$ cat flow/config.mk
export PLATFORM = sky130hd
export DESIGN_NAME = arm7_execute
export DESIGN_NICKNAME = arm7_execute
export VERILOG_FILES = /design/flow/design.v
export SDC_FILE = /design/flow/constraint.sdc
export NUM_CORES = 4
export LEC_CHECK = 0
export CAP_MARGIN = 20
export CORE_MARGIN = 2
export CORE_UTILIZATION = 70
export CTS_CLUSTER_SIZE = 40
export HOLD_SLACK_MARGIN = 0.29
export SETUP_SLACK_MARGIN = 1.92
export SLEW_MARGIN = 20
$ cat flow/constraint.sdc
create_clock -name core_clock -period 7.3 [get_ports {clk}]
set_input_delay 1.4600 -clock core_clock [delete_from_list [all_inputs] [get_ports {clk}]]
set_output_delay 1.4600 -clock core_clock [all_outputs]
set_load 0.01 [all_outputs]
$ cat flow/design.v
module alu(opcode, operand_1, operand_2, result, nzcv_old, nzcv, c_from_shifter, isWriteback);
parameter N = 32; 
input[3:0] opcode;	 
input wire [N-1:0] operand_1;  
input wire [N-1:0] operand_2;
input wire[3:0] nzcv_old;  
input wire c_from_shifter; 
output reg isWriteback;  
output reg[N-1:0] result;  
output reg [3:0] nzcv; 	 
reg cin;
reg cout;
reg[N-1:0] neg;
always @(*) begin
	cin = 0;
	cout = 0;
	neg = 0;
	nzcv= nzcv_old;
	case(opcode)
		4'd0: begin
			result = operand_1 & operand_2;
			nzcv[1] = c_from_shifter;
			isWriteback = 1;
		end
		4'd1: begin
			result = operand_1 ^ operand_2;
			isWriteback = 1;
			nzcv[1] = c_from_shifter;
		end
		4'd2: begin
			neg = -operand_2;
			{cin, result[N-2:0]} = operand_1[N-2:0]+neg[N-2:0]; 
			{cout, result[N-1]} = cin+ operand_1[N-1]+neg[N-1];
			nzcv[1]  = cout;	 
			nzcv[0] = cin^cout;  
			isWriteback = 1;
		end
		4'd3: begin
			neg = -operand_1;
			{cin, result[N-2:0]} = operand_2[N-2:0]+neg[N-2:0]; 
			{cout, result[N-1]} = cin+ operand_2[N-1]+neg[N-1];
			nzcv[1]  = cout;	 
			nzcv[0] = cin^cout;  
			isWriteback = 1;
		end
		4'd4: begin
			{cin, result[N-2:0]} = operand_1[N-2:0]+operand_2[N-2:0]; 
			{cout, result[N-1]} = cin+ operand_1[N-1]+operand_2[N-1];
			nzcv[1]  = cout;	 
			nzcv[0] = cin^cout;  
			isWriteback = 1;
		end
		4'd5: begin
			{cin, result[N-2:0]} = operand_1[N-2:0]+operand_2[N-2:0]+nzcv_old[1]; 
			{cout, result[N-1]} = cin+ operand_1[N-1]+operand_2[N-1];
			nzcv[1]  = cout;	 
			nzcv[0] = cin^cout;  
			isWriteback = 1;
		end
		4'd6: begin
			neg = -operand_2;
			{cin, result[N-2:0]} = operand_1[N-2:0]+neg[N-2:0]+nzcv_old[1]-1; 
			{cout, result[N-1]} = cin+ operand_1[N-1]+neg[N-1];
			nzcv[1]  = cout;	 
			nzcv[0] = cin^cout;  
			isWriteback = 1;
		end
		4'd7: begin
			neg = -operand_1;
			{cin, result[N-2:0]} = operand_2[N-2:0]+neg[N-2:0]+nzcv_old[1]-1; 
			{cout, result[N-1]} = cin+ operand_2[N-1]+neg[N-1];
			nzcv[1]  = cout;	 
			nzcv[0] = cin^cout;  
			isWriteback = 1;
		end
		4'd8: begin
			result = operand_1 & operand_2;
			isWriteback = 0;
			nzcv[1] = c_from_shifter;
		end
		4'd9: begin
			result = operand_1 ^ operand_2;
			isWriteback = 0;
			nzcv[1] = c_from_shifter;
		end
		4'd10: begin
			neg = -operand_2;
			{cin, result[N-2:0]} = operand_1[N-2:0]+neg[N-2:0]; 
			{cout, result[N-1]} = cin+ operand_1[N-1]+neg[N-1];
			nzcv[1]  = cout;	 
			nzcv[0] = cin^cout;  
			isWriteback = 0;
		end
		4'd11: begin
			{cin, result[N-2:0]} = operand_1[N-2:0]+operand_2[N-2:0]; 
			{cout, result[N-1]} = cin+ operand_1[N-1]+operand_2[N-1];
			nzcv[1]  = cout;	 
			nzcv[0] = cin^cout;  
			isWriteback = 0;
		end
		4'd12: begin
			result = operand_1 | operand_2;
			isWriteback = 1;
			nzcv[1] = c_from_shifter;
		end
		4'd13: begin
			result = operand_2;
			isWriteback = 1;
			nzcv[1] =c_from_shifter;
		end
		4'd14: begin
			result = operand_1 & (~operand_2);
			isWriteback = 1;
			nzcv[1] =c_from_shifter;
		end
		4'd15: begin
			result = ~operand_2;
			isWriteback = 1;
			nzcv[1] = c_from_shifter;
		end
	endcase
	nzcv[3] = result[N-1]; 	 
	nzcv[2] = (result == 0);  
end
endmodule
module bshift(instr_bit_25,imm_value, Rm, Rs, operand2, cin, c_to_alu, direct_data, use_shifter);
	parameter n=32;
	input [n-1:0] direct_data;
	input use_shifter;
	input instr_bit_25;  
	input [11:0] imm_value;  
	input [n-1:0] Rm;
	input [n-1:0] Rs;
	output [n-1:0] operand2;  
	input cin;
	output reg c_to_alu;
	wire instr_bit_25;
	wire [11:0] imm_value;
	reg [n-1:0] in;
	reg [n-1:0] out;
	reg [7:0] shiftby;  
	reg [n-1:0] junk;
	assign operand2 =(use_shifter==1)?out:direct_data ;
	always @* begin 
		in = 0;
		shiftby = 0;
		junk = 0;
		out = 0;
		c_to_alu = 0;
		if (instr_bit_25) begin
			in[n-1:8] = 0;
			in[7:0] = imm_value[7:0];
			shiftby[0]=0;
			shiftby[7:4]=4'd0;
			shiftby[4:1] = imm_value[11:8];
			{junk,out} = {in,in} >> shiftby[7:0];
			if(shiftby[7:0]==0) c_to_alu = cin;
			else c_to_alu = out[31];
		end
		else begin  
			if(imm_value[6:4] == 0) begin
				in = Rm;
				{c_to_alu,out} = {cin ,in} << imm_value[11:7];
			end
			if(imm_value[6:4] == 3'd1) begin
				in = Rm;
				shiftby[7:0] = Rs[7:0];
				{c_to_alu,out} = {cin,in} << shiftby[7:0];
			end
			if(imm_value[6:4] == 3'd2) begin
				in = Rm;
				{out, c_to_alu} = {in,cin} >> imm_value[11:7];
			end
			if(imm_value[6:4] == 3'd3) begin
				in = Rm;
				shiftby[7:0] = Rs[7:0];
				{out, c_to_alu} = {in,cin} >> shiftby[7:0];
			end
			if(imm_value[6:4] == 3'd4) begin
				in = Rm;
				if(in[n-1]){junk,out, c_to_alu} = {32'hFFFFFFFF,in,cin} >> imm_value[11:7];
				else {out, c_to_alu} = {in,cin} >> imm_value[11:7];
			end
			if(imm_value[6:4] == 3'd5) begin
				in = Rm;
				shiftby[7:0] = Rs[7:0];
				if(in[n-1]) {junk,out, c_to_alu} = {32'hFFFFFFFF,in,cin} >> shiftby[7:0];
				else {out,c_to_alu} = {in,cin} >> shiftby[7:0];
			end
			if((imm_value[6:4] == 3'd6)&&(imm_value[11:7]!=5'd0)) begin
				in = Rm;
				{junk,out,c_to_alu} = {in,in,cin} >> imm_value[11:7];
			end
			if(imm_value[6:4] == 3'd7) begin
				in=Rm;
				shiftby[7:0] = Rs[7:0];
				{junk,out,c_to_alu} = {in,in,cin} >> shiftby[4:0];  
			end
			if((imm_value[6:4] == 3'd6)&&(imm_value[11:7]==5'd0)) begin
				in= Rm;
				{out, c_to_alu} = {cin, in};
			end
		end
	end
endmodule 
module cond ( nzcv,  condition_code, will_this_be_executed);
input wire[3:0] nzcv;
input wire[3:0] condition_code;
output reg will_this_be_executed;
always @* begin
case(condition_code)
	0: begin	 
	if(nzcv[2] == 1)  will_this_be_executed = 1;
	else will_this_be_executed = 0;	
	end
	1: begin  
	if(nzcv[2] == 0)  will_this_be_executed = 1;
	else will_this_be_executed = 0;	
	end
	2: begin  
	if(nzcv[1] == 1)  will_this_be_executed = 1;
	else will_this_be_executed = 0;	
	end	
	3: begin  
	if(nzcv[1] == 0)  will_this_be_executed = 1;
	else will_this_be_executed = 0;	
	end	
	4: begin  
	if(nzcv[3] == 1)  will_this_be_executed = 1;
	else will_this_be_executed = 0;	
	end	
	5: begin  
	if(nzcv[3] == 0)  will_this_be_executed = 1;
	else will_this_be_executed = 0;	
	end	
	6: begin  
	if(nzcv[0] == 1)  will_this_be_executed = 1;
	else will_this_be_executed = 0;	
	end	
	7: begin  
	if(nzcv[0] == 0)  will_this_be_executed = 1;
	else will_this_be_executed = 0;	
	end	
	8: begin  
	if(nzcv[1] == 1 && nzcv[2] == 0)  will_this_be_executed = 1;
	else will_this_be_executed = 0;	
	end	
	9: begin  
	if(nzcv[1] == 0 && nzcv[2] == 1)  will_this_be_executed = 1;
	else will_this_be_executed = 0;	
	end	
	10: begin  
	if(nzcv[3] == nzcv[0])  will_this_be_executed = 1;
	else will_this_be_executed = 0;	
	end	
	11: begin  
	if(nzcv[3] != nzcv[0])  will_this_be_executed = 1;
	else will_this_be_executed = 0;	
	end	
	12: begin  
	if(nzcv[2] == 0 && nzcv[3] == nzcv[0])  will_this_be_executed = 1;
	else will_this_be_executed = 0;	
	end	
	13: begin  
	if(nzcv[2] == 0 || nzcv[3] != nzcv[0])  will_this_be_executed = 1;
	else will_this_be_executed = 0;	
	end	
	14: begin  
	will_this_be_executed = 1;	
	end	
	15: begin  
	will_this_be_executed = 1;
	end
endcase
end
endmodule
module multiplier(    Rs, Rm, result  );
parameter N = 32; 
output wire[N-1:0] result;
input wire[N-1:0] Rs;
input wire[N-1:0] Rm;
assign result = Rm*Rs;
endmodule
module inst_decode(ir, instr_type);
input wire [31:0] ir;
output reg[3:0] instr_type;
always@* begin
	instr_type = 9;
	if(ir[27] == 1 && ir[26] ==1) instr_type = 12;
	if(ir[27] == 1 && ir[26] == 0) begin
		if(ir[25] == 0) instr_type = 10;
		else if(ir[25] == 1) instr_type = 11;
	end
	if(ir[27] == 0 && ir[26] == 1) begin
		if(ir[25] == 0) instr_type = 8;
		else begin
			if(ir[4] == 1) instr_type = 9;
			if(ir[4] == 0) instr_type = 8;
		end
	end
	if(ir[27] == 0 && ir[26] == 0) begin
		if(ir[25] == 1) instr_type = 7;
		else begin
			if(ir[11:8] == 4'b1111 && ir[7:4] == 4'b0001) instr_type = 2;
			else if( (( ir[7] ==1) && (ir[4] == 1)) == 0) instr_type = 7;
			else if( ir[6] == 1) instr_type = 6;
			else if( ir[6] == 0 && ir[5] == 1 && ir[22] == 1) instr_type = 5;
			else if( ir[6] == 0 && ir[5] == 1 && ir[22] == 1) instr_type = 4;
			else if( ir[6] == 0 && ir[5] == 0 && ir[24] == 1) instr_type = 3;
			else if( ir[6] == 0 && ir[5] == 0 && ir[24] == 0 && ir[23] ==1) instr_type = 1;
			else if( ir[6] == 0 && ir[5] == 0 && ir[24] == 0 && ir[23] ==0) instr_type = 0;
		end
	end
end
endmodule
module arm7_execute (
	input             clk,
	input      [31:0] instr_i,   
	input      [31:0] rn_i,      
	input      [31:0] rd_i,      
	input      [31:0] rs_i,      
	input      [31:0] rm_i,      
	input      [31:0] pc_i,      
	input      [3:0]  nzcv_i,    
	output reg [31:0] result_o,
	output reg [3:0]  nzcv_o,
	output reg        wb_o,
	output reg        exec_o
);
localparam T_MULTIPLY          = 4'd0;
localparam T_DATA_PROCESSING   = 4'd7;
localparam T_LOAD_STORE        = 4'd8;
localparam T_BRANCH            = 4'd11;
localparam OP_SUB              = 4'd2;
localparam OP_ADD              = 4'd4;
reg [31:0] instr_q, rn_q, rd_q, rs_q, rm_q, pc_q;
reg [3:0]  nzcv_q;
always @(posedge clk) begin
	instr_q <= instr_i;
	rn_q    <= rn_i;
	rd_q    <= rd_i;
	rs_q    <= rs_i;
	rm_q    <= rm_i;
	pc_q    <= pc_i;
	nzcv_q  <= nzcv_i;
end
wire [3:0]  instr_type;
wire [31:0] mult_result;
wire [31:0] shifter_result;
wire        c_to_alu;
wire [31:0] alu_result;
wire [3:0]  alu_nzcv;
wire        alu_is_writeback;
wire        will_this_be_executed;
reg        use_shifter;
reg [31:0] alu_operand_1;
reg [31:0] alu_operand_2;
reg [3:0]  alu_opcode;
inst_decode InstructionDecoder(
	.ir(instr_q),
	.instr_type(instr_type)
);
multiplier Multiplier(
	.Rs(rs_q),
	.Rm(rm_q),
	.result(mult_result)
);
always @(*) begin
	alu_operand_2 = 0;
	case (instr_type)
		T_DATA_PROCESSING: begin
			alu_operand_1 = rn_q;
			use_shifter = 1;
			alu_opcode = instr_q[24:21];
		end
		T_MULTIPLY: begin
			alu_operand_1 = (instr_q[21] == 1) ? rd_q : 32'd0;	 
			alu_operand_2 = mult_result;
			use_shifter = 0;
			alu_opcode = OP_ADD;
		end
		T_BRANCH: begin
			alu_operand_1 = pc_q - 4;
			alu_operand_2 = (instr_q[23] == 1) ? {6'b111111, instr_q[23:0], 2'b00} : {6'b000000, instr_q[23:0], 2'b00};
			use_shifter = 0;
			alu_opcode = OP_ADD;
		end
		T_LOAD_STORE: begin
			alu_operand_1 = rn_q;
			use_shifter = 1;
			alu_opcode = (instr_q[23] == 1) ? OP_ADD : OP_SUB;
		end
		default: begin
			alu_operand_1 = rn_q;
			use_shifter = 1;
			alu_opcode = OP_ADD;
		end
	endcase
end
bshift BarrelShifter(
	.instr_bit_25(instr_q[25]),
	.imm_value(instr_q[11:0]),
	.Rs(rs_q),
	.Rm(rm_q),
	.cin(nzcv_q[1]),
	.direct_data(alu_operand_2),
	.use_shifter(use_shifter),
	.operand2(shifter_result),
	.c_to_alu(c_to_alu)
);
alu ALU(
	.opcode(alu_opcode),
	.operand_1(alu_operand_1),
	.operand_2(shifter_result),
	.nzcv_old(nzcv_q),
	.c_from_shifter(c_to_alu),
	.result(alu_result),
	.nzcv(alu_nzcv),
	.isWriteback(alu_is_writeback)
);
cond conditionFieldChecker(
	.nzcv(nzcv_q),
	.condition_code(instr_q[31:28]),
	.will_this_be_executed(will_this_be_executed)
);
always @(posedge clk) begin
	result_o <= alu_result;
	nzcv_o   <= alu_nzcv;
	wb_o     <= alu_is_writeback;
	exec_o   <= will_this_be_executed;
end
endmodule
$ cat flow/run.sh
#!/bin/bash
# the make line also repeats each setting of config.mk as NAME=value (left out here)
make -C /OpenROAD-flow-scripts/flow DESIGN_CONFIG=/design/flow/config.mk WORK_HOME=/design/flow/orfs CLKGATE_MAP_FILE= finish
==> out/metrics.cfg, run 1 <==
[synth]
common_cells = nand2_1, inv_1, fa_1
yosys_area_sq_mm = 0.04402
ys_types = 114
top_area_cell = fa_1
xor_share = 0.05651
yosys_warnings = 5
edf_count = 0
async_flop_share = 0
aoi_share = 0.2214
syn_area_per_cell_sq_um = 7.804
synthFlopType = dfxtp_1
top_cell = nand2_1
syn_inst = 5640
yosys.area_share.adder = 0.2712
synth_flops = 233
synth.area.mux_share = 0.04534
synth_stat.cells = 5640
topCellsByArea = fa_1, dfxtp_1, ha_1, nand2_1, and2_1
netlist_area_sq_mm = 0.04402
ys_sh_simple = 0.2181
top_logic_kind = adder cells
synth_nets = 6541
ys_seq_frac = 0.1060
synth.top_cell.area_share = 0.1897

[floorplan]
coreArea_sq_mm = 0.06194
initCoreUtil = 0.7106
dieArea_sq_mm = 0.06490
num_rows = 91
die_x_microns = 254.8
die.size.y_microns = 254.8
pin_count = 235

[status]
haltStage = clock tree synthesis
status = aborted with a tool error
stop_error = [ERROR DPL-0038] Utilization greater than 100%, impossible to legalize

[placed_design]
portBuffers = 234
place_ws_ns = -4.911
place.gp.congestion = 1.441
hpwl_mm = 201.3

==> stage by stage <==
stage                     instances  instance area, sq um  total power [mW]
after floorplan                5640                 44770             17.10
after detailed placement       8014                 59330             30.61
after global placement         8014                 59330             27.23
==> run 2, diff against run 1 <==
CORE_UTILIZATION = 66   (was 70)
CTS_CLUSTER_SIZE = unset   (was 40)
HOLD_SLACK_MARGIN = -0.09   (was 0.29)
MAX_ROUTING_LAYER = met4   (was unset)
SETUP_SLACK_MARGIN = -0.74   (was 1.92)
TNS_END_PERCENT = 10   (was unset)
clock period = 11.3 ns   (was 7.3 ns; I/O delays follow)
==> run 2 against run 1 <==
Effect of this change: the run fails in global routing; synthesized cell count did not move; synthesized area stayed put; die area grew 6.0%.
==> out/metrics.cfg, run 2 <==
[clock_network]
cts.sinks = 233
clock_path_buffers = 3
cts_hold_buf = 0
cts_max_level = 1
numCtsBuffers = 28
cts_root_buffer = clkbuf_16

[status]
stop_error = [ERROR GRT-0232] Routing congestion too high. Check the congestion heatmap in the GUI.  ; was [ERROR DPL-0038] Utilization greater than 100%, impossible to legalize
haltStage = global routing  ; was clock tree synthesis
status = aborted with a tool error  ; unchanged

[synth]
yosys.area_share.adder = 0.2712  ; unchanged
synth_flops = 233  ; unchanged
top_logic_kind = adder cells  ; unchanged
ys_types = 114  ; unchanged
top_area_cell = fa_1  ; unchanged
syn_area_per_cell_sq_um = 7.804  ; unchanged
synth.top_cell.area_share = 0.1897  ; unchanged
yosys_warnings = 5  ; unchanged
top_cell = nand2_1  ; unchanged
synth_stat.cells = 5640  ; unchanged
edf_count = 0  ; unchanged
synth_nets = 6541  ; unchanged
netlist_area_sq_mm = 0.04402  ; unchanged
ys_sh_simple = 0.2181  ; unchanged
xor_share = 0.05651  ; unchanged
ys_seq_frac = 0.1060  ; unchanged
syn_inst = 5640  ; unchanged
topCellsByArea = fa_1, dfxtp_1, ha_1, nand2_1, and2_1  ; unchanged
aoi_share = 0.2214  ; unchanged
async_flop_share = 0  ; unchanged
common_cells = nand2_1, inv_1, fa_1  ; unchanged
synthFlopType = dfxtp_1  ; unchanged
synth.area.mux_share = 0.04534  ; unchanged
yosys_area_sq_mm = 0.04402  ; unchanged

[floorplan]
dieArea_sq_mm = 0.06877  ; was 0.06490 sq mm
num_rows = 94  ; was 91
die_x_microns = 262.2  ; was 254.8 microns
pin_count = 235  ; unchanged
die.size.y_microns = 262.2  ; was 254.8 microns
coreArea_sq_mm = 0.06586  ; was 0.06194 sq mm
initCoreUtil = 0.6683  ; was 0.7106

[placed_design]
portBuffers = 234  ; unchanged
place_ws_ns = -0.9817  ; was -4.911 ns
place.gp.congestion = 1.303  ; was 1.441
hpwl_mm = 164.3  ; was 201.3 mm

[global_routing]
grt_overflow = 94
grt.total_usage = 0.7590

run 2: stage by stage:
step / area, sq um / util / hold WS, ns / instances
2_1_floorplan: 44030 / - / 0.4881 / 5640
3_5_place_dp: 51270 / 0.7784 / 0.5910 / 7054
4_1_cts: 52270 / 0.7936 / 0.6606 / 7104
3_3_place_gp: 51270 / 0.7784 / 0.5179 / 7054
run 2: timing repair:
action,4_1_cts
buffers inserted,1
gates resized,20
pin swaps,2
endpoints found under the setup margin,2
run 2: layer usage:
metal	overflow	GRT usage
met1	0	0.7837
met2	43	0.9003
met3	13	0.5833
met4	38	0.6787
met5	-	-
==> run 3, diff against run 2 <==
CORE_UTILIZATION = 64   (was 66)
HOLD_SLACK_MARGIN = unset   (was -0.09)
MAX_ROUTING_LAYER = unset   (was met4)
SETUP_SLACK_MARGIN = unset   (was -0.74)
TNS_END_PERCENT = unset   (was 10)
clock period = 13.0 ns   (was 11.3 ns; I/O delays follow)
==> run 3 against run 2 <==
Effect of this change: the run now finishes clean; synthesized area stayed put; synthesized cell count unchanged; die area grew 3.1%.
==> out/metrics.cfg, run 3 <==
[floorplan]
die.size.y_microns = 266.3  ; was 262.2 microns
pin_count = 235  ; unchanged
die_x_microns = 266.3  ; was 262.2 microns
dieArea_sq_mm = 0.07089  ; was 0.06877 sq mm
initCoreUtil = 0.6440  ; was 0.6683
coreArea_sq_mm = 0.06835  ; was 0.06586 sq mm
num_rows = 96  ; was 94

[timing]
finalCritPeriodShare = 0.9642
skew_ns = 0.06908
finalHoldViolCount = 0
tns_ns = 0
setup_viol = 0
period_minus_slack_ns = 12.53
tightest_slew_ns = 1.442
drv_slew = 0
layout_setup_ws_ns = 0.4651
max_slew_margin = 0.02848
fmax_mhz = 79.78

[critical_path]
critPathMostFrequentCell = fa_1
crit_end = nzcv_o[2]$_DFF_P_
path_class = flop to flop
cp.required_ns = 13.54
slowest_stage = dfxtp_1
path_max_fanout = 26
r2r_cells = 40
crit_buf_inv = 6
rr_endpoint = nzcv_o[2]$_DFF_P_
reg2reg_from = rm_q[14]$_DFF_P_
arrival_ns = 13.07
worstSetupEndpointType = flop
cp_top_family = adder cells
start_kind = flop
reg2reg_setup_slack_ns = 0.47
cp-startpoint = rm_q[14]$_DFF_P_
crit_path_max_incr_delay_ns = 0.60
path_depth = 40

[layout]
seqCellArea_sq_mm = 0.004696
n_fill_cell = 4955
fin_util = 0.7173
area_delta_synth_final_pct = 11.38
comb_area_sq_mm = 0.03596
nets = 6661

[synth]
top_area_cell = fa_1  ; unchanged
yosys.area_share.adder = 0.2712  ; unchanged
edf_count = 0  ; unchanged
top_logic_kind = adder cells  ; unchanged
syn_area_per_cell_sq_um = 7.804  ; unchanged
topCellsByArea = fa_1, dfxtp_1, ha_1, nand2_1, and2_1  ; unchanged
syn_inst = 5640  ; unchanged
synth_stat.cells = 5640  ; unchanged
yosys_area_sq_mm = 0.04402  ; unchanged
yosys_warnings = 5  ; unchanged
synth_nets = 6541  ; unchanged
top_cell = nand2_1  ; unchanged
async_flop_share = 0  ; unchanged
xor_share = 0.05651  ; unchanged
aoi_share = 0.2214  ; unchanged
synth.top_cell.area_share = 0.1897  ; unchanged
netlist_area_sq_mm = 0.04402  ; unchanged
ys_sh_simple = 0.2181  ; unchanged
synth.area.mux_share = 0.04534  ; unchanged
synth_flops = 233  ; unchanged
common_cells = nand2_1, inv_1, fa_1  ; unchanged
ys_types = 114  ; unchanged
synthFlopType = dfxtp_1  ; unchanged
ys_seq_frac = 0.1060  ; unchanged

[power_and_ir_drop]
p_comb_frac = 0.887
p_leak_nw = 21.24
p_total_mw = 15.59
pg_comb_mw = 13.8
p_per_area_mw_per_mm2 = 317.9
power.switching_mw = 8.960
seq_power_mw = 0.892
seqPwrFrac = 0.057
swShare = 0.5749
powerClk_mw = 0.877
power_leader = combinational cells
power.internal_mw = 6.625
clkPwrFrac = 0.056
peakVddDrop_mv = 1.054

[global_routing]
grt_overflow = 0
grt_pass1_vias = 48500
grt_max_degree = 47
grt_first_pass_wirelength_mm = 311.9
antenna_found_initial = 26
grt.total_usage = 0.5902

[clock_network]
clk_latency_ns = 0.67
cts.sinks = 233  ; unchanged
clk_pin_slew_ns = 0.06
numCtsBuffers = 28  ; unchanged
cts_root_buffer = clkbuf_16  ; unchanged
cts_tree = yes
clock_path_buffers = 3  ; unchanged
cts_max_level = 1  ; unchanged

[placed_design]
portBuffers = 234  ; unchanged
place_ws_ns = 0.4033  ; was -0.9817 ns
hpwl_mm = 157.5  ; was 164.3 mm
place.gp.congestion = 1.194  ; was 1.303

[detailed_routing]
drc_errors = 0
vias = 50260
vias_per_cell = 7.510
routedWlPerCell_microns = 31.84
ant_nets = 0
drt_iter0_drc = 10220
drt_pass1_iterations = 14
routed_wl_mm = 213.1

[job]
warnings = 94
max_cap_viol_count = 0

[hold_path]
min_from = instr_q[30]$_DFF_P_
hold_class = flop to flop
hold_depth = 1
min_to = exec_o$_DFF_P_

[status]
status = complete, no violations  ; was aborted with a tool error

-- run 3: timing repair --
action / in CTS / in global routing
endpoints found under the setup margin: 0 / 3
gates resized: 0 / 53
hold buffers: 0 / 0
setup buffers: 0 / 1
-- run 3: final cells by class --
| cell class | instances | area share |
|---|---|---|
| Sequential cell | 233 | 0.09579 |
| Clock buffer | 34 | 0.01559 |
| Tap cell | 882 | 0.02251 |
| Antenna cell | 30 | 0.001531 |
| Clock inverter | 16 | 0.004364 |
| Inverter | 537 | 0.04112 |
| Multi-Input combinational cell | 4487 | 0.7335 |
| Timing Repair Buffer | 473 | 0.08563 |
-- run 3: metrics by stage --
stage,hold slack [ns],std cells,cell area (sq um)
after floorplan,0.4881,5640,44020
after global placement,0.5136,6609,47770
after detailed placement,0.5322,6609,47770
after CTS,0.5402,6659,48750
after global routing,0.5591,6675,48980
final,0.5345,6692,49020
-- run 3: routing by layer --
| metal | up-vias | global-route usage | wire length, microns |
|---|---|---|---|
| li1 | 20050 | - | - |
| met1 | 23130 | 0.6954 | 70900 |
| met2 | 5222 | 0.8089 | 82080 |
| met3 | 1839 | 0.2984 | 36870 |
| met4 | 22 | 0.4449 | 22890 |
| met5 | - | 0.05198 | 352 |
==> run 4, diff against run 3 <==
ABC_AREA = 1   (was unset)
CORE_UTILIZATION = 58   (was 64)
CTS_CLUSTER_DIAMETER = 59   (was unset)
CTS_CLUSTER_SIZE = 72   (was unset)
GPL_ROUTABILITY_DRIVEN = 0   (was unset)
GPL_TIMING_DRIVEN = 1   (was unset)
HOLD_SLACK_MARGIN = 0.29   (was unset)
PLACE_DENSITY_LB_ADDON = 0.12   (was unset)
SETUP_SLACK_MARGIN = -0.6   (was unset)
TNS_END_PERCENT = 100   (was unset)
clock period = 13.8 ns   (was 13.0 ns; I/O delays follow)
==> run 4 against run 3 <==
Effect of this change: synthesized cell count rose by 31%; largest cell class unchanged; cell count increased by 27%; flip-flop count is the same; critical path depth increased by 13; global-route usage fell by 13 points; sequential share of layout area shrank 0.16 points; non-clock buffer count is 163 lower; worst setup slack improved by 0.86 ns; worst hold slack lost 0.0056 ns.
==> out/metrics.cfg, run 4 <==
[clock_network]
clk_pin_slew_ns = 0.10  ; was 0.06 ns
cts_max_level = 1  ; unchanged
cts_root_buffer = clkbuf_16  ; unchanged
ctsResizeCount = 0  ; unchanged
cts_hold_buf = 0  ; unchanged
numCtsBuffers = 25  ; was 28
clock_path_buffers = 3  ; unchanged
cts_setup_buffers = 0  ; unchanged
cts_tree = yes  ; unchanged
clk_latency_ns = 0.62  ; was 0.67 ns
cts.sinks = 233  ; unchanged

[floorplan]
die.size.y_microns = 284.7  ; was 266.3 microns
pin_count = 235  ; unchanged
initCoreUtil = 0.5880  ; was 0.6440
die_x_microns = 284.7  ; was 266.3 microns
dieArea_sq_mm = 0.08105  ; was 0.07089 sq mm
num_rows = 102  ; was 96
coreArea_sq_mm = 0.07772  ; was 0.06835 sq mm

[power_and_ir_drop]
seqPwrFrac = 0.057  ; about the same
pg_comb_mw = 13.2  ; was 13.8 mW
power.switching_mw = 9.190  ; was 8.960 mW
p_leak_nw = 26.75  ; was 21.24 nW
seq_power_mw = 0.847  ; was 0.892 mW
power.internal_mw = 5.698  ; was 6.625 mW
p_total_mw = 14.89  ; was 15.59 mW
powerClk_mw = 0.808  ; was 0.877 mW
p_comb_frac = 0.889  ; was 0.887
clkPwrFrac = 0.054  ; was 0.056
power_leader = combinational cells  ; unchanged
swShare = 0.6173  ; was 0.5749
peakVddDrop_mv = 1.053  ; was 1.054 mV
p_per_area_mw_per_mm2 = 300.1  ; was 317.9 mW/mm^2

[timing]
rsz0062_at_grt = false
drv_slew = 0  ; unchanged
skew_ns = 0.03610  ; was 0.06908 ns
fmax_mhz = 80.13  ; was 79.78 MHz
tightest_slew_ns = 1.202  ; was 1.442 ns
finalCritPeriodShare = 0.9043  ; was 0.9642
max_slew_margin = 0.1987  ; was 0.02848
tns_ns = 0  ; unchanged
period_minus_slack_ns = 12.48  ; was 12.53 ns
setup_viol = 0  ; unchanged
holdWs_ns = 0.5289  ; was 0.5345 ns
finalHoldViolCount = 0  ; unchanged

[synth]
top_cell = nand2_1  ; unchanged
aoi_share = 0.09301  ; was 0.2214
topCellsByArea = fa_1, nand2_1, inv_1, dfxtp_1, nand3_1  ; was fa_1, dfxtp_1, ha_1, nand2_1, and2_1
async_flop_share = 0  ; unchanged
synth.top_cell.area_share = 0.1827  ; was 0.1897
synth_nets = 8314  ; was 6,541
xor_share = 0.04446  ; was 0.05651
yosys_area_sq_mm = 0.04570  ; was 0.04402 sq mm
ys_seq_frac = 0.1021  ; was 0.1060
top_area_cell = fa_1  ; unchanged
syn_inst = 7413  ; was 5,640
edf_count = 0  ; unchanged
common_cells = nand2_1, inv_1, nand3_1  ; was nand2_1, inv_1, fa_1
netlist_area_sq_mm = 0.04570  ; was 0.04402 sq mm
top_logic_kind = simple AND/OR/NAND/NOR gates  ; was adder cells
synthFlopType = dfxtp_1  ; unchanged
yosys_warnings = 5  ; unchanged
syn_area_per_cell_sq_um = 6.165  ; was 7.804 sq um
synth_stat.cells = 7413  ; was 5,640
synth_flops = 233  ; unchanged
synth.area.mux_share = 0.001314  ; was 0.04534
ys_types = 68  ; was 114
ys_sh_simple = 0.3589  ; was 0.2181
yosys.area_share.adder = 0.2613  ; was 0.2712

[critical_path]
worstSetupEndpointType = flop  ; unchanged
path_max_fanout = 21  ; was 26
slowest_stage = dfxtp_1  ; unchanged
r2r_cells = 53  ; was 40
path_depth = 53  ; was 40
arrival_ns = 13.03  ; was 13.07 ns
crit_path_max_incr_delay_ns = 0.91  ; was 0.60 ns
cp-startpoint = rs_q[7]$_DFF_P_  ; was rm_q[14]$_DFF_P_
crit_end = nzcv_o[2]$_DFF_P_  ; unchanged
start_kind = flop  ; unchanged
path_class = flop to flop  ; unchanged
crit_buf_inv = 7  ; was 6
critPathMostFrequentCell = nand2_1  ; was fa_1
reg2reg_from = rs_q[7]$_DFF_P_  ; was rm_q[14]$_DFF_P_
reg2reg_setup_slack_ns = 1.32  ; was 0.47 ns
cp.required_ns = 14.36  ; was 13.54 ns
cp_top_family = adder cells  ; unchanged
rr_endpoint = nzcv_o[2]$_DFF_P_  ; unchanged

[layout]
nets = 8341  ; was 6,661
n_fill_cell = 7390  ; was 4,955
instances_no_fill = 8502  ; was 6,692
area_delta_synth_final_pct = 8.567  ; was 11.38%
final_area_sq_mm = 0.04961  ; was 0.04902 sq mm

[detailed_routing]
routedWlPerCell_microns = 22.53  ; was 31.84 microns
routed_wl_mm = 191.6  ; was 213.1 mm
drt_pass1_iterations = 13  ; was 14
drt_iter0_drc = 9149  ; was 10,220
drc_errors = 0  ; unchanged
ant_nets = 0  ; unchanged
vias = 51760  ; was 50,260
vias_per_cell = 6.087  ; was 7.510

[global_routing]
antenna_found_initial = 7  ; was 26
grt_pass1_vias = 47330  ; was 48,500
grt_max_degree = 73  ; was 47
grt_first_pass_wirelength_mm = 283.3  ; was 311.9 mm
grt.total_usage = 0.4576  ; was 0.5902
grt_overflow = 0  ; unchanged

[placed_design]
portBuffers = 234  ; unchanged
placed_area_sq_mm = 0.04857  ; was 0.04777 sq mm
hpwl_mm = 151.9  ; was 157.5 mm
dp_cells = 8453  ; was 6,609

[job]
warnings = 90  ; was 94
max_cap_viol_count = 0  ; unchanged

[hold_path]
hold_depth = 2  ; was 1
min_to = exec_o$_DFF_P_  ; unchanged
hold_class = flop to flop  ; unchanged
min_from = nzcv_q[2]$_DFF_P_  ; was instr_q[30]$_DFF_P_

[status]
status = complete, no violations  ; unchanged

-- run 4: layout make-up --
cell class	count	area (sq um)	area share
Antenna cell	3	7.507	0.0001513
Sequential cell	233	4671	0.09414
Inverter	1321	4959	0.09994
Timing Repair Buffer	310	2913	0.05871
Clock inverter	21	404.1	0.008146
Tap cell	1040	1301	0.02623
Clock buffer	25	625.6	0.01261
Multi-Input combinational cell	5549	34730	0.7001
-- run 4: per-layer routing --
metal | wire (microns) | part of all wire | up-vias | GRT usage
met1 | 70240 | 0.37 | 23670 | 0.5990
met3 | 34530 | 0.18 | 869 | 0.2120
met4 | 13480 | 0.070 | 22 | 0.2409
met2 | 72860 | 0.38 | 4105 | 0.6201
li1 | - | - | 23090 | -
met5 | 469 | 0.0024 | - | 0.01310
-- run 4: stage by stage --
stage                     utilization  worst slack (ns)
final                          0.6384             1.321
after global placement         0.6250             2.047
after CTS                      0.6382             1.764
after floorplan                     -             3.694
after global routing           0.6383            0.9652
after detailed placement       0.6250             1.859
==> run 5, diff against run 4 <==
ABC_AREA = unset   (was 1)
CELL_PAD_IN_SITES_DETAIL_PLACEMENT = 1   (was unset)
CELL_PAD_IN_SITES_GLOBAL_PLACEMENT = 2   (was unset)
CORE_ASPECT_RATIO = 0.84   (was unset)
CORE_MARGIN = 7   (was 2)
CORE_UTILIZATION = 61   (was 58)
CTS_CLUSTER_DIAMETER = 111   (was 59)
CTS_CLUSTER_SIZE = 38   (was 72)
GPL_ROUTABILITY_DRIVEN = unset   (was 0)
GPL_TIMING_DRIVEN = unset   (was 1)
HOLD_SLACK_MARGIN = -0.03   (was 0.29)
MIN_ROUTING_LAYER = met2   (was unset)
PLACE_DENSITY = 0.79   (was unset)
PLACE_DENSITY_LB_ADDON = unset   (was 0.12)
SETUP_SLACK_MARGIN = 1.18   (was -0.6)
SLEW_MARGIN = 15   (was 20)
TNS_END_PERCENT = 25   (was 100)
clock period = 21.3 ns   (was 13.8 ns; I/O delays follow)
==> run 5 against run 4 <==
Effect of this change: synthesized area fell by 3.7%; die area fell by 1.4%; synthesized cell count fell by 24%; the run now fails in global placement without I/O.
==> out/metrics.cfg, run 5 <==
[synth]
topCellsByArea = fa_1, dfxtp_1, ha_1, nand2_1, and2_1  ; was fa_1, nand2_1, inv_1, dfxtp_1, nand3_1
xor_share = 0.05651  ; was 0.04446
common_cells = nand2_1, inv_1, fa_1  ; was nand2_1, inv_1, nand3_1
syn_inst = 5640  ; was 7,413
top_logic_kind = adder cells  ; was simple AND/OR/NAND/NOR gates
yosys.area_share.adder = 0.2712  ; was 0.2613
async_flop_share = 0  ; unchanged
ys_sh_simple = 0.2181  ; was 0.3589
synth_stat.cells = 5640  ; was 7,413
synthFlopType = dfxtp_1  ; unchanged
yosys_warnings = 5  ; unchanged
top_cell = nand2_1  ; unchanged
edf_count = 0  ; unchanged
ys_types = 114  ; was 68
syn_area_per_cell_sq_um = 7.804  ; was 6.165 sq um
ys_seq_frac = 0.1060  ; was 0.1021
synth.area.mux_share = 0.04534  ; was 0.001314
synth_nets = 6541  ; was 8,314
synth.top_cell.area_share = 0.1897  ; was 0.1827
netlist_area_sq_mm = 0.04402  ; was 0.04570 sq mm
aoi_share = 0.2214  ; was 0.09301
synth_flops = 233  ; unchanged
yosys_area_sq_mm = 0.04402  ; was 0.04570 sq mm
top_area_cell = fa_1  ; unchanged

[floorplan]
die.size.y_microns = 260.2  ; was 284.7 microns
coreArea_sq_mm = 0.07162  ; was 0.07772 sq mm
initCoreUtil = 0.6146  ; was 0.5880
dieArea_sq_mm = 0.07990  ; was 0.08105 sq mm
num_rows = 90  ; was 102
die_x_microns = 307.1  ; was 284.7 microns

[status]
haltStage = global placement without I/O
status = aborted with a tool error  ; was complete, no violations
stop_error = [ERROR GPL-0301] Utilization 112.531 % exceeds 100%.

==> run 6, diff against run 5 <==
CELL_PAD_IN_SITES_GLOBAL_PLACEMENT = 1   (was 2)
CORE_ASPECT_RATIO = unset   (was 0.84)
CTS_CLUSTER_SIZE = unset   (was 38)
HOLD_SLACK_MARGIN = unset   (was -0.03)
MIN_ROUTING_LAYER = unset   (was met2)
clock period = 13.0 ns   (was 21.3 ns; I/O delays follow)
==> run 6 against run 5 <==
Effect of this change: the run fails in clock tree synthesis; synthesized cell count unchanged; die area about the same; synthesized area unchanged.
==> out/metrics.cfg, run 6 <==
[status]
status = aborted with a tool error  ; unchanged
haltStage = clock tree synthesis  ; was global placement without I/O
stop_error = [ERROR DPL-0033] detailed placement checks failed during check placement.  ; was [ERROR GPL-0301] Utilization 112.531 % exceeds 100%.

[synth]
top_area_cell = fa_1  ; unchanged
yosys_area_sq_mm = 0.04402  ; unchanged
syn_area_per_cell_sq_um = 7.804  ; unchanged
ys_seq_frac = 0.1060  ; unchanged
ys_sh_simple = 0.2181  ; unchanged
ys_types = 114  ; unchanged
synth_stat.cells = 5640  ; unchanged
yosys_warnings = 5  ; unchanged
top_cell = nand2_1  ; unchanged
common_cells = nand2_1, inv_1, fa_1  ; unchanged
yosys.area_share.adder = 0.2712  ; unchanged
synthFlopType = dfxtp_1  ; unchanged
syn_inst = 5640  ; unchanged
netlist_area_sq_mm = 0.04402  ; unchanged
edf_count = 0  ; unchanged
synth.top_cell.area_share = 0.1897  ; unchanged
synth_nets = 6541  ; unchanged
synth.area.mux_share = 0.04534  ; unchanged
async_flop_share = 0  ; unchanged
aoi_share = 0.2214  ; unchanged
topCellsByArea = fa_1, dfxtp_1, ha_1, nand2_1, and2_1  ; unchanged
top_logic_kind = adder cells  ; unchanged
xor_share = 0.05651  ; unchanged
synth_flops = 233  ; unchanged

[floorplan]
dieArea_sq_mm = 0.07987  ; was 0.07990 sq mm
num_rows = 98  ; was 90
coreArea_sq_mm = 0.07149  ; was 0.07162 sq mm
die.size.y_microns = 282.6  ; was 260.2 microns
initCoreUtil = 0.6157  ; was 0.6146
die_x_microns = 282.6  ; was 307.1 microns
pin_count = 235

[placed_design]
portBuffers = 234
hpwl_mm = 188.5
place_ws_ns = -0.7825
place.gp.congestion = 1.304

==> run 6: stage by stage <==
step	instances	instance area, sq um
after detailed placement	6638	47580
after global placement	6638	47580
after floorplan	5640	44040
==> run 7, diff against run 6 <==
ABC_AREA = 0   (was unset)
CELL_PAD_IN_SITES_DETAIL_PLACEMENT = unset   (was 1)
CELL_PAD_IN_SITES_GLOBAL_PLACEMENT = unset   (was 1)
CORE_MARGIN = 2   (was 7)
CORE_UTILIZATION = 58   (was 61)
CTS_CLUSTER_DIAMETER = 59   (was 111)
CTS_CLUSTER_SIZE = 49   (was unset)
GPL_ROUTABILITY_DRIVEN = 1   (was unset)
GPL_TIMING_DRIVEN = 1   (was unset)
HOLD_SLACK_MARGIN = 0.24   (was unset)
PLACE_DENSITY = unset   (was 0.79)
SETUP_SLACK_MARGIN = -0.6   (was 1.18)
SLEW_MARGIN = 20   (was 15)
TNS_END_PERCENT = 60   (was 25)
clock period = 10.4 ns   (was 13.0 ns; I/O delays follow)
==> run 7 against run 6 <==
Effect of this change: the run fails in global routing; synthesized cell count is the same; synthesized area is the same; die area shrank 2.2%.
==> out/metrics.cfg, run 7 <==
[status]
status = aborted with a tool error  ; unchanged
haltStage = global routing  ; was clock tree synthesis
stop_error = [ERROR GRT-0232] Routing congestion too high. Check the congestion heatmap in the GUI.  ; was [ERROR DPL-0033] detailed placement checks failed during check placement.

[synth]
synth_stat.cells = 5640  ; unchanged
ys_sh_simple = 0.2181  ; unchanged
synth_nets = 6541  ; unchanged
yosys.area_share.adder = 0.2712  ; unchanged
top_cell = nand2_1  ; unchanged
syn_inst = 5640  ; unchanged
yosys_area_sq_mm = 0.04402  ; unchanged
synthFlopType = dfxtp_1  ; unchanged
aoi_share = 0.2214  ; unchanged
top_logic_kind = adder cells  ; unchanged
top_area_cell = fa_1  ; unchanged
syn_area_per_cell_sq_um = 7.804  ; unchanged
yosys_warnings = 5  ; unchanged
ys_seq_frac = 0.1060  ; unchanged
ys_types = 114  ; unchanged
synth.area.mux_share = 0.04534  ; unchanged
edf_count = 0  ; unchanged
common_cells = nand2_1, inv_1, fa_1  ; unchanged
xor_share = 0.05651  ; unchanged
synth_flops = 233  ; unchanged
async_flop_share = 0  ; unchanged
topCellsByArea = fa_1, dfxtp_1, ha_1, nand2_1, and2_1  ; unchanged
synth.top_cell.area_share = 0.1897  ; unchanged
netlist_area_sq_mm = 0.04402  ; unchanged

[clock_network]
cts_hold_buf = 0
numCtsBuffers = 27
cts.sinks = 233
clock_path_buffers = 3
cts_root_buffer = clkbuf_16
cts_max_level = 1

[floorplan]
initCoreUtil = 0.5825  ; was 0.6157
die.size.y_microns = 279.5  ; was 282.6 microns
die_x_microns = 279.5  ; was 282.6 microns
dieArea_sq_mm = 0.07811  ; was 0.07987 sq mm
num_rows = 101  ; was 98
coreArea_sq_mm = 0.07557  ; was 0.07149 sq mm
pin_count = 235  ; unchanged

[placed_design]
place.gp.congestion = 1.170  ; was 1.304
hpwl_mm = 178.1  ; was 188.5 mm
portBuffers = 234  ; unchanged
place_ws_ns = -1.600  ; was -0.7825 ns
placed_area_sq_mm = 0.05495  ; was 0.04758 sq mm

[global_routing]
grt.total_usage = 0.7330
grt_overflow = 162

run 7: through the flow:
step                      instances  utilization  setup TNS (ns)  hold WS, ns  power (mW)
after floorplan                5640            -          -1.736       0.4881       11.85
after global placement         7610       0.7271          -4.281       0.5298       18.87
after detailed placement       7610       0.7271          -7.261       0.5398       19.93
after CTS                      7677       0.7511          -3.226       0.5505       22.30
run 7: layer usage:
| layer | GRT usage | overflow |
|---|---|---|
| met5 | 0.4159 | 4 |
| met4 | 0.6147 | 62 |
| met3 | 0.5847 | 24 |
| met2 | 0.8900 | 67 |
| met1 | 0.7692 | 5 |
run 7: repair_timing:
| item | 4_1_cts |
|---|---|
| setup endpoints to repair | 6 |
| setup buffers | 34 |
| gates resized | 139 |
| pin swaps | 73 |
==> run 8, diff against run 7 <==
ABC_AREA = unset   (was 0)
CAP_MARGIN = 35   (was 20)
CORE_UTILIZATION = 65   (was 58)
CTS_CLUSTER_DIAMETER = 270   (was 59)
CTS_CLUSTER_SIZE = unset   (was 49)
GPL_ROUTABILITY_DRIVEN = unset   (was 1)
GPL_TIMING_DRIVEN = unset   (was 1)
HOLD_SLACK_MARGIN = 0.3   (was 0.24)
MAX_ROUTING_LAYER = met4   (was unset)
SETUP_SLACK_MARGIN = -0.73   (was -0.6)
TNS_END_PERCENT = 5   (was 60)
clock period = 11.6 ns   (was 10.4 ns; I/O delays follow)
==> run 8 against run 7 <==
Effect of this change: the layout now fails its checks (negative setup slack); synthesized area unchanged; synthesized cell count unchanged; die area decreased by 11%.
==> out/metrics.cfg, run 8 <==
[power_and_ir_drop]
power_leader = combinational cells
seqPwrFrac = 0.054
p_comb_frac = 0.890
clkPwrFrac = 0.056
power.internal_mw = 8.178
p_leak_nw = 22.82
powerClk_mw = 1.02
peakVddDrop_mv = 1.268
power.switching_mw = 9.969
swShare = 0.5494
pg_comb_mw = 16.1
p_per_area_mw_per_mm2 = 352.9
seq_power_mw = 0.980

[placed_design]
place.gp.congestion = 1.289  ; was 1.170
hpwl_mm = 156.3  ; was 178.1 mm
dp_cells = 6914  ; was 7,610
portBuffers = 234  ; unchanged
place_ws_ns = -0.4550  ; was -1.600 ns

[critical_path]
rr_endpoint = nzcv_o[2]$_DFF_P_
critPathMostFrequentCell = fa_1
cp_top_family = adder cells
start_kind = flop
crit_path_max_incr_delay_ns = 0.69
crit_end = nzcv_o[2]$_DFF_P_
reg2reg_from = rm_q[18]$_DFF_P_
arrival_ns = 12.61
crit_buf_inv = 7
cp-startpoint = rm_q[18]$_DFF_P_
r2r_cells = 40
slowest_stage = dfxtp_1
path_depth = 40
cp.required_ns = 12.12
path_max_fanout = 16
reg2reg_setup_slack_ns = -0.50
path_class = flop to flop
worstSetupEndpointType = flop

[layout]
n_fill_cell = 4777
seqCellArea_sq_mm = 0.004690
instances_no_fill = 6997
comb_area_sq_mm = 0.03595
fin_util = 0.7656
nets = 6982
area_delta_synth_final_pct = 16.82

[global_routing]
grt_pass1_vias = 48660
grt.total_usage = 0.5796
grt_overflow = 0
grt_first_pass_wirelength_mm = 298.0
antenna_found_initial = 18
grt_max_degree = 50

[hold_path]
min_from = instr_q[30]$_DFF_P_
hold_class = flop to flop
hold_depth = 1
min_to = exec_o$_DFF_P_

[synth]
synth_nets = 6541  ; unchanged
top_logic_kind = adder cells  ; unchanged
async_flop_share = 0  ; unchanged
synth_flops = 233  ; unchanged
synthFlopType = dfxtp_1  ; unchanged
ys_seq_frac = 0.1060  ; unchanged
syn_area_per_cell_sq_um = 7.804  ; unchanged
syn_inst = 5640  ; unchanged
yosys_area_sq_mm = 0.04402  ; unchanged
ys_sh_simple = 0.2181  ; unchanged
netlist_area_sq_mm = 0.04402  ; unchanged
aoi_share = 0.2214  ; unchanged
yosys.area_share.adder = 0.2712  ; unchanged
common_cells = nand2_1, inv_1, fa_1  ; unchanged
topCellsByArea = fa_1, dfxtp_1, ha_1, nand2_1, and2_1  ; unchanged
edf_count = 0  ; unchanged
synth.area.mux_share = 0.04534  ; unchanged
xor_share = 0.05651  ; unchanged
top_area_cell = fa_1  ; unchanged
yosys_warnings = 5  ; unchanged
ys_types = 114  ; unchanged
synth_stat.cells = 5640  ; unchanged
top_cell = nand2_1  ; unchanged
synth.top_cell.area_share = 0.1897  ; unchanged

[timing]
holdWs_ns = 0.5585
skew_ns = 0.02582
period_minus_slack_ns = 12.10
layout_setup_ws_ns = -0.4970
drv_slew = 0
finalHoldViolCount = 0
max_slew_margin = 0.2051
fmax_mhz = 82.66
tightest_slew_ns = 1.192
setup_viol = 2
finalCritPeriodShare = 1.043

[detailed_routing]
vias_per_cell = 7.138
ant_nets = 0
drt_pass1_iterations = 17
drc_errors = 0
routed_wl_mm = 200.7
drt_iter0_drc = 8597
routedWlPerCell_microns = 28.68
vias = 49950

[job]
warnings = 92
max_cap_viol_count = 0

[floorplan]
die_x_microns = 264.2  ; was 279.5 microns
initCoreUtil = 0.6554  ; was 0.5825
die.size.y_microns = 264.2  ; was 279.5 microns
coreArea_sq_mm = 0.06716  ; was 0.07557 sq mm
pin_count = 235  ; unchanged
num_rows = 95  ; was 101
dieArea_sq_mm = 0.06981  ; was 0.07811 sq mm

[clock_network]
clock_path_buffers = 3  ; unchanged
cts_tree = yes
cts_max_level = 1  ; unchanged
clk_pin_slew_ns = 0.07
cts.sinks = 233  ; unchanged
numCtsBuffers = 28  ; was 27
cts_root_buffer = clkbuf_16  ; unchanged
clk_latency_ns = 0.64

[status]
violations = negative setup slack
status = complete, but fails checks  ; was aborted with a tool error

[run 8: layer usage]
layer | part of all wire | GRT usage
met2 | 0.40 | 0.7943
met1 | 0.34 | 0.6773
met4 | 0.10 | 0.4337
met3 | 0.16 | 0.2341
met5 | 0 | -
[run 8: final cells by class]
class / count / area share
Tap cell: 873 / 0.02124
Inverter: 537 / 0.03920
Multi-Input combinational cell: 4487 / 0.6991
Sequential cell: 233 / 0.09120
Timing Repair Buffer: 794 / 0.1281
Antenna cell: 23 / 0.001119
Clock buffer: 35 / 0.01555
Clock inverter: 15 / 0.004550
[run 8: repair_timing]
action,4_1_cts,5_1_grt
hold buffers,0,0
setup buffers,0,1
endpoints found under the setup margin,0,2
resized,0,34
[run 8: through the flow]
stage | setup TNS [ns] | power (mW) | cell area, sq um
3_5_place_dp | -0.6555 | 16.01 | 50140
3_3_place_gp | -0.09550 | 15.29 | 50060
5_1_grt | -1.298 | 19.10 | 51410
6_report | -0.7337 | 18.15 | 51420
2_1_floorplan | -0.8375 | 10.55 | 44020
4_1_cts | -0.7843 | 17.24 | 51170
==> run 9, diff against run 8 <==
CAP_MARGIN = 20   (was 35)
CORE_UTILIZATION = 10   (was 65)
CTS_CLUSTER_DIAMETER = unset   (was 270)
HOLD_SLACK_MARGIN = unset   (was 0.3)
MAX_ROUTING_LAYER = unset   (was met4)
SETUP_SLACK_MARGIN = unset   (was -0.73)
TNS_END_PERCENT = unset   (was 5)
clock period = 15.8 ns   (was 11.6 ns; I/O delays follow)
==> run 9 against run 8 <==
Effect of this change: the run now finishes clean; critical path depth increased by 8; non-clock buffer count decreased by 351; sequential power decreased by 24%; worst hold slack improved by 0.0084 ns; synthesized cell count unchanged; clock skew increased by 0.048 ns; first-iteration DRC count decreased by 38%; synthesized area unchanged; fmax decreased by 14%; clock-buffer cell count increased by 10; die area increased to 6.4 times the previous value; critical endpoint unchanged; largest power group unchanged.
==> out/metrics.cfg, run 9 <==
[timing]
setup_viol = 0  ; was 2
period_minus_slack_ns = 14.06  ; was 12.10 ns
fmax_mhz = 71.11  ; was 82.66 MHz
rsz0062_at_grt = false
drv_slew = 0  ; unchanged
max_slew_margin = 0.1751  ; was 0.2051
layout_setup_ws_ns = 1.737  ; was -0.4970 ns
finalHoldViolCount = 0  ; unchanged
holdWs_ns = 0.5669  ; was 0.5585 ns
finalCritPeriodShare = 0.8901  ; was 1.043
skew_ns = 0.07344  ; was 0.02582 ns
tightest_slew_ns = 1.230  ; was 1.192 ns
tns_ns = 0  ; was -0.7337 ns

[power_and_ir_drop]
swShare = 0.5970  ; was 0.5494
p_total_mw = 13.26  ; was 18.15 mW
p_leak_nw = 21.17  ; was 22.82 nW
pg_comb_mw = 11.7  ; was 16.1 mW
power.internal_mw = 5.346  ; was 8.178 mW
p_per_area_mw_per_mm2 = 240.4  ; was 352.9 mW/mm^2
power_leader = combinational cells  ; unchanged
powerClk_mw = 0.866  ; was 1.02 mW
clkPwrFrac = 0.065  ; was 0.056
seq_power_mw = 0.741  ; was 0.980 mW
p_comb_frac = 0.879  ; was 0.890
power.switching_mw = 7.919  ; was 9.969 mW
peakVddDrop_mv = 0.5917  ; was 1.268 mV
seqPwrFrac = 0.056  ; was 0.054

[hold_path]
hold_class = flop to flop  ; unchanged
min_to = exec_o$_DFF_P_  ; unchanged
hold_depth = 1  ; unchanged
min_from = instr_q[30]$_DFF_P_  ; unchanged

[floorplan]
pin_count = 235  ; unchanged
dieArea_sq_mm = 0.4455  ; was 0.06981 sq mm
num_rows = 243  ; was 95
initCoreUtil = 0.1005  ; was 0.6554
die.size.y_microns = 667.4  ; was 264.2 microns
die_x_microns = 667.4  ; was 264.2 microns
coreArea_sq_mm = 0.4381  ; was 0.06716 sq mm

[synth]
synth.top_cell.area_share = 0.1897  ; unchanged
syn_area_per_cell_sq_um = 7.804  ; unchanged
top_area_cell = fa_1  ; unchanged
ys_sh_simple = 0.2181  ; unchanged
synthFlopType = dfxtp_1  ; unchanged
aoi_share = 0.2214  ; unchanged
syn_inst = 5640  ; unchanged
ys_seq_frac = 0.1060  ; unchanged
edf_count = 0  ; unchanged
yosys_area_sq_mm = 0.04402  ; unchanged
yosys.area_share.adder = 0.2712  ; unchanged
ys_types = 114  ; unchanged
netlist_area_sq_mm = 0.04402  ; unchanged
xor_share = 0.05651  ; unchanged
yosys_warnings = 5  ; unchanged
synth_stat.cells = 5640  ; unchanged
topCellsByArea = fa_1, dfxtp_1, ha_1, nand2_1, and2_1  ; unchanged
top_logic_kind = adder cells  ; unchanged
top_cell = nand2_1  ; unchanged
synth_nets = 6541  ; unchanged
async_flop_share = 0  ; unchanged
common_cells = nand2_1, inv_1, fa_1  ; unchanged
synth.area.mux_share = 0.04534  ; unchanged
synth_flops = 233  ; unchanged

[clock_network]
cts_tree = yes  ; unchanged
clk_latency_ns = 0.71  ; was 0.64 ns
clk_pin_slew_ns = 0.06  ; was 0.07 ns
numCtsBuffers = 35  ; was 28
cts_setup_buffers = 0  ; unchanged
cts_max_level = 2  ; was 1
cts_hold_buf = 0  ; unchanged
ctsResizeCount = 0  ; unchanged
clock_path_buffers = 3  ; unchanged
cts_root_buffer = clkbuf_16  ; unchanged
cts.sinks = 233  ; unchanged

[critical_path]
reg2reg_from = rs_q[3]$_DFF_P_  ; was rm_q[18]$_DFF_P_
cp.required_ns = 16.33  ; was 12.12 ns
crit_buf_inv = 5  ; was 7
crit_path_max_incr_delay_ns = 0.89  ; was 0.69 ns
crit_end = nzcv_o[2]$_DFF_P_  ; unchanged
cp-startpoint = rs_q[3]$_DFF_P_  ; was rm_q[18]$_DFF_P_
start_kind = flop  ; unchanged
path_max_fanout = 23  ; was 16
path_depth = 48  ; was 40
reg2reg_setup_slack_ns = 1.74  ; was -0.50 ns
slowest_stage = dfxtp_1  ; unchanged
arrival_ns = 14.60  ; was 12.61 ns
r2r_cells = 48  ; was 40
rr_endpoint = nzcv_o[2]$_DFF_P_  ; unchanged
worstSetupEndpointType = flop  ; unchanged
cp_top_family = simple AND/OR/NAND/NOR gates  ; was adder cells
path_class = flop to flop  ; unchanged
critPathMostFrequentCell = fa_1  ; unchanged

[global_routing]
grt_pass1_vias = 44200  ; was 48,660
grt.total_usage = 0.1065  ; was 0.5796
grt_overflow = 0  ; unchanged
antenna_found_initial = 25  ; was 18
grt_max_degree = 48  ; was 50
grt_first_pass_wirelength_mm = 342.5  ; was 298.0 mm

[placed_design]
place.gp.congestion = 0.9910  ; was 1.289
dp_cells = 11580  ; was 6,914
placed_area_sq_mm = 0.05382  ; was 0.05014 sq mm
place_ws_ns = 2.164  ; was -0.4550 ns
hpwl_mm = 199.0  ; was 156.3 mm
portBuffers = 234  ; unchanged

[detailed_routing]
drt_iter0_drc = 5294  ; was 8,597
vias_per_cell = 3.895  ; was 7.138
routed_wl_mm = 245.8  ; was 200.7 mm
drc_errors = 0  ; unchanged
drt_pass1_iterations = 6  ; was 17
routedWlPerCell_microns = 21.03  ; was 28.68 microns
ant_nets = 0  ; unchanged
vias = 45530  ; was 49,950

[layout]
final_area_sq_mm = 0.05517  ; was 0.05142 sq mm
fin_util = 0.1259  ; was 0.7656
instances_no_fill = 11690  ; was 6,997
area_delta_synth_final_pct = 25.33  ; was 16.82%
nets = 6638  ; was 6,982

[job]
max_cap_viol_count = 0  ; unchanged
warnings = 90  ; was 92

[status]
status = complete, no violations  ; was complete, but fails checks

-- run 9: final cells by class --
class                           instances  area [sq um]
Antenna cell                           45         112.6
Clock buffer                           45          1015
Clock inverter                         19         188.9
Fill cell                           50430        383000
Inverter                              537          2016
Multi-Input combinational cell       4487         35890
Sequential cell                       233          4672
Tap cell                             5880          7357
Timing Repair Buffer                  443          3916
-- run 9: per-layer routing --
layer / wire [microns] / global-route usage
met5: 75 / 0
met4: 21050 / 0.07841
met3: 17380 / 0.01830
met2: 114400 / 0.1757
met1: 92880 / 0.1236
==> run 10, diff against run 9 <==
CORE_UTILIZATION = 57   (was 10)
CTS_CLUSTER_DIAMETER = 265   (was unset)
CTS_CLUSTER_SIZE = 96   (was unset)
clock period = 7.95 ns   (was 15.8 ns; I/O delays follow)
==> run 10 against run 9 <==
Effect of this change: the flow now stops in global routing; synthesized cell count stayed put; die area down 82%; synthesized area unchanged.
==> out/metrics.cfg, run 10 <==
[synth]
xor_share = 0.05651  ; unchanged
synth_stat.cells = 5640  ; unchanged
synth.area.mux_share = 0.04534  ; unchanged
async_flop_share = 0  ; unchanged
yosys_area_sq_mm = 0.04402  ; unchanged
netlist_area_sq_mm = 0.04402  ; unchanged
topCellsByArea = fa_1, dfxtp_1, ha_1, nand2_1, and2_1  ; unchanged
ys_sh_simple = 0.2181  ; unchanged
yosys.area_share.adder = 0.2712  ; unchanged
syn_area_per_cell_sq_um = 7.804  ; unchanged
common_cells = nand2_1, inv_1, fa_1  ; unchanged
ys_types = 114  ; unchanged
top_area_cell = fa_1  ; unchanged
synth_nets = 6541  ; unchanged
synthFlopType = dfxtp_1  ; unchanged
aoi_share = 0.2214  ; unchanged
ys_seq_frac = 0.1060  ; unchanged
synth_flops = 233  ; unchanged
top_cell = nand2_1  ; unchanged
yosys_warnings = 5  ; unchanged
syn_inst = 5640  ; unchanged
top_logic_kind = adder cells  ; unchanged
synth.top_cell.area_share = 0.1897  ; unchanged
edf_count = 0  ; unchanged

[floorplan]
die.size.y_microns = 281.9  ; was 667.4 microns
die_x_microns = 281.9  ; was 667.4 microns
num_rows = 101  ; was 243
dieArea_sq_mm = 0.07946  ; was 0.4455 sq mm
coreArea_sq_mm = 0.07620  ; was 0.4381 sq mm
pin_count = 235  ; unchanged
initCoreUtil = 0.5776  ; was 0.1005

[clock_network]
cts_root_buffer = clkbuf_16  ; unchanged
cts_max_level = 1  ; was 2
clock_path_buffers = 3  ; unchanged
cts.sinks = 233  ; unchanged
cts_hold_buf = 0  ; unchanged
numCtsBuffers = 7  ; was 35

[placed_design]
dp_cells = 8181  ; was 11,580
portBuffers = 234  ; unchanged
place.gp.congestion = 1.177  ; was 0.9910
hpwl_mm = 183.1  ; was 199.0 mm

[status]
status = aborted with a tool error  ; was complete, no violations
haltStage = global routing

-- run 10: stage by stage --
step / setup slack, ns / cell area (sq um) / TNS, ns / power, mW
after CTS: -3.192 / 60770 / -41.32 / 29.56
after detailed placement: -3.801 / 59120 / -54.10 / 27.36
after global placement: -3.310 / 59120 / -46.34 / 25.99
after floorplan: -3.251 / 44370 / -37.38 / 15.57
-- run 10: what timing repair did --
item / in CTS
pin swaps: 94
endpoints found under the setup margin: 28
gates resized: 240
setup buffers: 48
hold endpoints to repair: 0
gates cloned: 0
==> run 11, diff against run 10 <==
ABC_AREA = 1   (was unset)
CORE_ASPECT_RATIO = 1.31   (was unset)
CORE_UTILIZATION = 72   (was 57)
CTS_CLUSTER_DIAMETER = unset   (was 265)
CTS_CLUSTER_SIZE = 99   (was 96)
SETUP_SLACK_MARGIN = -1.02   (was unset)
clock period = 11.2 ns   (was 7.95 ns; I/O delays follow)
==> run 11 against run 10 <==
Effect of this change: the flow again stops in global routing; synthesized cell count up 31%; synthesized area increased by 3.8%; die area is 18% lower.
==> out/metrics.cfg, run 11 <==
[status]
status = aborted with a tool error  ; unchanged
haltStage = global routing  ; unchanged
stop_error = [ERROR GRT-0116] Global routing finished with congestion. Check the congestion regions in the DRC Viewer.

[synth]
async_flop_share = 0  ; unchanged
synth.area.mux_share = 0.001314  ; was 0.04534
synthFlopType = dfxtp_1  ; unchanged
ys_sh_simple = 0.3589  ; was 0.2181
top_logic_kind = simple AND/OR/NAND/NOR gates  ; was adder cells
synth_nets = 8314  ; was 6,541
xor_share = 0.04446  ; was 0.05651
edf_count = 0  ; unchanged
synth.top_cell.area_share = 0.1827  ; was 0.1897
ys_seq_frac = 0.1021  ; was 0.1060
synth_flops = 233  ; unchanged
top_cell = nand2_1  ; unchanged
ys_types = 68  ; was 114
syn_area_per_cell_sq_um = 6.165  ; was 7.804 sq um
yosys.area_share.adder = 0.2613  ; was 0.2712
top_area_cell = fa_1  ; unchanged
synth_stat.cells = 7413  ; was 5,640
yosys_warnings = 5  ; unchanged
yosys_area_sq_mm = 0.04570  ; was 0.04402 sq mm
aoi_share = 0.09301  ; was 0.2214
netlist_area_sq_mm = 0.04570  ; was 0.04402 sq mm
syn_inst = 7413  ; was 5,640
topCellsByArea = fa_1, nand2_1, inv_1, dfxtp_1, nand3_1  ; was fa_1, dfxtp_1, ha_1, nand2_1, and2_1
common_cells = nand2_1, inv_1, nand3_1  ; was nand2_1, inv_1, fa_1

[clock_network]
cts.sinks = 233  ; unchanged
numCtsBuffers = 27  ; was 7
cts_max_level = 1  ; unchanged
cts_root_buffer = clkbuf_16  ; unchanged
ctsResizeCount = 0  ; was 240
cts_setup_buffers = 0  ; was 48
clock_path_buffers = 3  ; unchanged
cts_hold_buf = 0  ; unchanged

[floorplan]
die.size.y_microns = 292.4  ; was 281.9 microns
die_x_microns = 224.1  ; was 281.9 microns
dieArea_sq_mm = 0.06552  ; was 0.07946 sq mm
initCoreUtil = 0.7292  ; was 0.5776
coreArea_sq_mm = 0.06267  ; was 0.07620 sq mm
num_rows = 105  ; was 101
pin_count = 235  ; unchanged

[placed_design]
place.gp.congestion = 1.525  ; was 1.177
portBuffers = 234  ; unchanged
placed_area_sq_mm = 0.04929  ; was 0.05912 sq mm
hpwl_mm = 167.0  ; was 183.1 mm
dp_cells = 8337  ; was 8,181

[global_routing]
grt_overflow = 449
grt.total_usage = 0.7556

## run 11: routing by layer
| metal | GRT overflow | track usage |
|---|---|---|
| met5 | 3 | 0.3016 |
| met4 | 198 | 0.7881 |
| met1 | 4 | 0.7332 |
| met2 | 231 | 0.9343 |
| met3 | 13 | 0.5944 |
## run 11: stage by stage
stage | setup slack (ns) | hold WS [ns]
after floorplan | 1.094 | 0.4539
after detailed placement | -0.1289 | 0.4745
after global placement | 0.0005045 | 0.4739
after CTS | -0.2296 | 0.4916
No activity file was given, so power comes from the tool's default toggle rates.
